== run 1 ==
Design Risc_16_bit, start of the top module:
module Risc_16_bit(
 input clk,
 input rst,
 output [15:0] imem_addr,
 input  [15:0] imem_data,
 output        dmem_we,
 output [2:0]  dmem_addr,
 output [15:0] dmem_wdata
);
Size in the first run: ~1900 cells after synthesis, roughly 290 flip-flops, about 54 I/O pins.
make LEC_CHECK=0 CAP_MARGIN=40 CELL_PAD_IN_SITES_GLOBAL_PLACEMENT=0 CORE_MARGIN=9 CORE_UTILIZATION=29 GPL_ROUTABILITY_DRIVEN=0 GPL_TIMING_DRIVEN=0 SETUP_SLACK_MARGIN=-0.18 SLEW_MARGIN=30 finish   # period 4.79 ns
run.sh (not shown) runs the stock make flow with config.mk's settings and CLKGATE_MAP_FILE=.
What the final checks of run 1 revealed, after a flow that finished every stage, was a layout that fails on negative setup slack.
Input changes introduced in run 2 (baseline for comparison: run 1):
# run 1
export LEC_CHECK = 0
export CAP_MARGIN = 40
export CELL_PAD_IN_SITES_GLOBAL_PLACEMENT = 0
export CORE_MARGIN = 9
export CORE_UTILIZATION = 29
export GPL_ROUTABILITY_DRIVEN = 0
export GPL_TIMING_DRIVEN = 0
export SETUP_SLACK_MARGIN = -0.18
export SLEW_MARGIN = 30
create_clock -name core_clock -period 4.79 [get_ports {clk}]
# run 2
export LEC_CHECK = 0
export CAP_MARGIN = 40
export CELL_PAD_IN_SITES_GLOBAL_PLACEMENT = 0
export CORE_MARGIN = 2
export CORE_UTILIZATION = 70
export CTS_CLUSTER_DIAMETER = 222
export CTS_CLUSTER_SIZE = 24
export GPL_ROUTABILITY_DRIVEN = 0
export GPL_TIMING_DRIVEN = 1
export SETUP_SLACK_MARGIN = -0.18
export SLEW_MARGIN = 20
export TNS_END_PERCENT = 70
create_clock -name core_clock -period 5.23 [get_ports {clk}]
[summary]
- Status: run 2 FAILED at global routing (5_1_grt) (tool error)
- Re width of the die: run 2 is 38% down on run 1.
- Compared with run 1, run 2 shows count of input and output buffers that has gone up by more than 10%.
- Area share of and-or/or-and cells after synthesis came out exactly the same in run 2 and run 1.
- Cmp run 2 vs run 1: die outline area lower in run 2
- Standard cell core area: run 2 < run 1
- In run 2, the total CTS buffers came out 14 below the value in run 1.
- Min chip height across run 2 and run 1: run 2
- Post-cts hold-fix buffer tally: run 1 vs run 2 identical
Inputs modified between run 2 and run 3:
# run 2
export LEC_CHECK = 0
export CAP_MARGIN = 40
export CELL_PAD_IN_SITES_GLOBAL_PLACEMENT = 0
export CORE_MARGIN = 2
export CORE_UTILIZATION = 70
export CTS_CLUSTER_DIAMETER = 222
export CTS_CLUSTER_SIZE = 24
export GPL_ROUTABILITY_DRIVEN = 0
export GPL_TIMING_DRIVEN = 1
export SETUP_SLACK_MARGIN = -0.18
export SLEW_MARGIN = 20
export TNS_END_PERCENT = 70
create_clock -name core_clock -period 5.23 [get_ports {clk}]
# run 3
export LEC_CHECK = 0
export CAP_MARGIN = 40
export CELL_PAD_IN_SITES_GLOBAL_PLACEMENT = 0
export CORE_MARGIN = 2
export CORE_UTILIZATION = 67
export CTS_CLUSTER_DIAMETER = 205
export GPL_ROUTABILITY_DRIVEN = 0
export GPL_TIMING_DRIVEN = 1
export SETUP_SLACK_MARGIN = 0.07
export SLEW_MARGIN = 20
export TNS_END_PERCENT = 70
create_clock -name core_clock -period 5.23 [get_ports {clk}]
## What came out
Completing all stages was not enough for run 3: its layout failed the final checks because of negative setup slack. Post-synthesis cell area essentially unchanged between run 2 and run 3. As far as sequential fraction of the synthesis area goes, run 3 and run 2 are indistinguishable; the numbers are identical. The cell area after placement of run 3 falls short of that of run 2 by 0.37%. Die boundary width (run 3 over run 2): increase, 3.7 um.
## Diff of input files: run 4 against run 3
# run 3
export LEC_CHECK = 0
export CAP_MARGIN = 40
export CELL_PAD_IN_SITES_GLOBAL_PLACEMENT = 0
export CORE_MARGIN = 2
export CORE_UTILIZATION = 67
export CTS_CLUSTER_DIAMETER = 205
export GPL_ROUTABILITY_DRIVEN = 0
export GPL_TIMING_DRIVEN = 1
export SETUP_SLACK_MARGIN = 0.07
export SLEW_MARGIN = 20
export TNS_END_PERCENT = 70
create_clock -name core_clock -period 5.23 [get_ports {clk}]
# run 4
export LEC_CHECK = 0
export CAP_MARGIN = 40
export CELL_PAD_IN_SITES_GLOBAL_PLACEMENT = 0
export CORE_MARGIN = 2
export CORE_UTILIZATION = 29
export CTS_CLUSTER_DIAMETER = 198
export CTS_CLUSTER_SIZE = 15
export GPL_ROUTABILITY_DRIVEN = 0
export GPL_TIMING_DRIVEN = 1
export MAX_ROUTING_LAYER = met4
export SETUP_SLACK_MARGIN = 0.12
export SLEW_MARGIN = 20
create_clock -name core_clock -period 2.88 [get_ports {clk}]
Notes after the runs:
- Relative to run 3, static leakage power increased by about 11% in run 4.
- In run 4, the synthesis-to-finish area growth came out 16 points above the value in run 3.
- For routed length on met1, dividing the value from run 4 by the value from run 3 gives 1.2.
- [run 4] flow finished | final checks: failed | reasons: negative setup slack
- Compared with run 3, in run 4 clock edge transition at the registers on the reported setup and hold paths went up, number of setup buffers added after CTS rose by 58%.
## Diff of input files: run 5 against run 4
# run 4
export LEC_CHECK = 0
export CAP_MARGIN = 40
export CELL_PAD_IN_SITES_GLOBAL_PLACEMENT = 0
export CORE_MARGIN = 2
export CORE_UTILIZATION = 29
export CTS_CLUSTER_DIAMETER = 198
export CTS_CLUSTER_SIZE = 15
export GPL_ROUTABILITY_DRIVEN = 0
export GPL_TIMING_DRIVEN = 1
export MAX_ROUTING_LAYER = met4
export SETUP_SLACK_MARGIN = 0.12
export SLEW_MARGIN = 20
create_clock -name core_clock -period 2.88 [get_ports {clk}]
# run 5
export LEC_CHECK = 0
export CAP_MARGIN = 40
export CELL_PAD_IN_SITES_GLOBAL_PLACEMENT = 0
export CORE_MARGIN = 2
export CORE_UTILIZATION = 65
export GPL_ROUTABILITY_DRIVEN = 1
export GPL_TIMING_DRIVEN = 1
export SETUP_SLACK_MARGIN = -0.18
export SLEW_MARGIN = 20
export TNS_END_PERCENT = 70
create_clock -name core_clock -period 3.56 [get_ports {clk}]
Results
Number of hold-repair buffers added at the cts stage came out exactly the same in run 4 and run 5.
From run 5 to run 4, sequential share of the synthesized area did not move at all.
Re cell count after synthesis: no difference whatsoever between run 4 and run 5.
Run 5: GRT-0116 in global routing (5_1_grt) -> run aborted
Reported for run 4 and run 5, yosys-reported design area after synthesis turned out identical to the last digit.
When run 5 is measured against run 4, its post-placement cell count turns out 16% lower.
Delta(y dimension of the die, run 5 - run 4) < 0
Die outline area: run 5 better than run 4
Looking at worst setup slack after placement across run 4 and run 5, the one that comes out higher is run 5.
For HPWL reported at the end of detailed placement, dividing the value from run 5 by the value from run 4 gives 1.06.
Looking only at row count, and setting everything else aside, the higher value of run 4 and run 5 goes to run 4.
Changes in run 6 relative to run 5:
# run 5
export LEC_CHECK = 0
export CAP_MARGIN = 40
export CELL_PAD_IN_SITES_GLOBAL_PLACEMENT = 0
export CORE_MARGIN = 2
export CORE_UTILIZATION = 65
export GPL_ROUTABILITY_DRIVEN = 1
export GPL_TIMING_DRIVEN = 1
export SETUP_SLACK_MARGIN = -0.18
export SLEW_MARGIN = 20
export TNS_END_PERCENT = 70
create_clock -name core_clock -period 3.56 [get_ports {clk}]
# run 6
export LEC_CHECK = 0
export CAP_MARGIN = 20
export CORE_MARGIN = 2
export CORE_UTILIZATION = 40
export SLEW_MARGIN = 20
create_clock -name core_clock -period 6.33 [get_ports {clk}]
==> comparison <==
Run 6 finished all stages; the layout is clean. Compared with run 5, run 6 shows a worst slack at placement that is 2.24 ns higher. Number of buffers inserted to repair setup after CTS for run 6: 56 down relative to run 5. [run 6 vs run 5] chip footprint: higher in run 6.
Power and IR drop assume default switching activity.
